build 6:
// battle_ship
module battle_ship(
      input wire clk,			 
      input wire clr,
      input wire btnU,
      input wire btnD,
      input wire btnR,
      input wire btnL,
      input wire sel,
	    input sw,
      output wire [2:0] red,	 
      output wire [2:0] green,   
      output wire [1:0] blue,	     
      output wire [3:0] an,
      output wire [7:0] seg,
      output wire hsync,		 
      output wire vsync			 
	);
Size in the first run: about 240 flip-flops.
==> flow/config.mk <==
export PLATFORM = sky130hd
export DESIGN_NAME = battle_ship
export DESIGN_NICKNAME = battle_ship
export VERILOG_FILES = /design/flow/design.v
export SDC_FILE = /design/flow/constraint.sdc
export NUM_CORES = 4
export LEC_CHECK = 0
export CAP_MARGIN = 0
export CELL_PAD_IN_SITES_DETAIL_PLACEMENT = 1
export CELL_PAD_IN_SITES_GLOBAL_PLACEMENT = 1
export CORE_ASPECT_RATIO = 1.69
export CORE_MARGIN = 4
export CORE_UTILIZATION = 61
export CTS_CLUSTER_DIAMETER = 125
export CTS_CLUSTER_SIZE = 70
export GPL_ROUTABILITY_DRIVEN = 1
export GPL_TIMING_DRIVEN = 0
export MAX_ROUTING_LAYER = met5
export PLACE_DENSITY_LB_ADDON = 0.14
export SETUP_SLACK_MARGIN = 0.22
export SLEW_MARGIN = 20
export TNS_END_PERCENT = 5
==> flow/constraint.sdc <==
create_clock -name core_clock -period 6.64 [get_ports {clk}]
set_input_delay 1.3280 -clock core_clock [delete_from_list [all_inputs] [get_ports {clk}]]
set_output_delay 1.3280 -clock core_clock [all_outputs]
set_load 0.01 [all_outputs]
run.sh (not shown) runs the stock make flow with config.mk's settings and CLKGATE_MAP_FILE=.
Build 6 did not finish; the tool stopped in global placement (3_3_place_gp) with error FLW-0024.
Inputs modified between build 6 and build 61:
- removing CTS_CLUSTER_SIZE (formerly 70)
- removing TNS_END_PERCENT (formerly 5)
- removing MAX_ROUTING_LAYER (formerly met5)
- removing CTS_CLUSTER_DIAMETER (formerly 125)
- removing GPL_ROUTABILITY_DRIVEN (formerly 1)
- changing CAP_MARGIN from 0 to 20
- removing PLACE_DENSITY_LB_ADDON (formerly 0.14)
- changing CORE_MARGIN from 4 to 2
- removing CELL_PAD_IN_SITES_GLOBAL_PLACEMENT (formerly 1)
- changing CORE_UTILIZATION from 61 to 59
- removing CELL_PAD_IN_SITES_DETAIL_PLACEMENT (formerly 1)
- removing GPL_TIMING_DRIVEN (formerly 0)
- removing CORE_ASPECT_RATIO (formerly 1.69)
- removing SETUP_SLACK_MARGIN (formerly 0.22)
- changing the clock period (ns, I/O delays scaled along) from 6.64 to 5.4
Results
Build 61: done, clean on timing, DRC and antenna
Re register bit total from synthesis: no difference whatsoever between build 61 and build 6.
Build 61 -> build 6: number of nets produced by synthesis delta 0, exact match
Build 6 -> build 61: width of the die increased by more than a quarter
Delta (build 61 minus build 6): register share after synthesis flat, total core area shows an increase of 4.3%.
As far as average cell area after synthesis goes, build 6 and build 61 are indistinguishable; the numbers are identical.
Going from build 6 to build 61, chip area shows a reduction of 550 µm²; initial core utilization shows a reduction of 2.6 points; number of placement rows shows a reduction of 15.
Input changes introduced in build 93 (baseline for comparison: build 61):
- putting CTS_CLUSTER_SIZE at 32 where nothing was set
- swapping 59 for 70 in CORE_UTILIZATION
- swapping 5.4 for 8.68 in the clock period (ns, I/O delays scaled along)
Notes after the runs:
Total cell area at the placement stage in build 93 is 140 µm² lower than in build 61. Compared with build 61, build 93 is more frugal on power. Width of the chip, build 93 and build 61, lower one = build 93.
Setup changes, build 93 to build 9
- changing CORE_UTILIZATION from 70 to 40
- removing CTS_CLUSTER_SIZE (formerly 32)
- changing the clock period (ns, I/O delays scaled along) from 8.68 to 4.75
- Build 9 ends up with a routed wire length on met2 that is 7.2% higher than in build 93.
- On build 9: switching share of power is 0.22 points higher than what build 93 gave.
- Build 93 → build 9: setup slack decreased 3.46 ns; multi-input logic area essentially unchanged.
- Core utilization: build 9 lower than build 93
- Power dissipated by switching net loads on build 9 is behind build 93.
- Min total number of vias across build 93 and build 9: build 9
- Build 93 → build 9: maximum frequency saw an increase; power dissipated in combinational cells saw an increase.
Power is estimated from default activity; no workload was simulated.
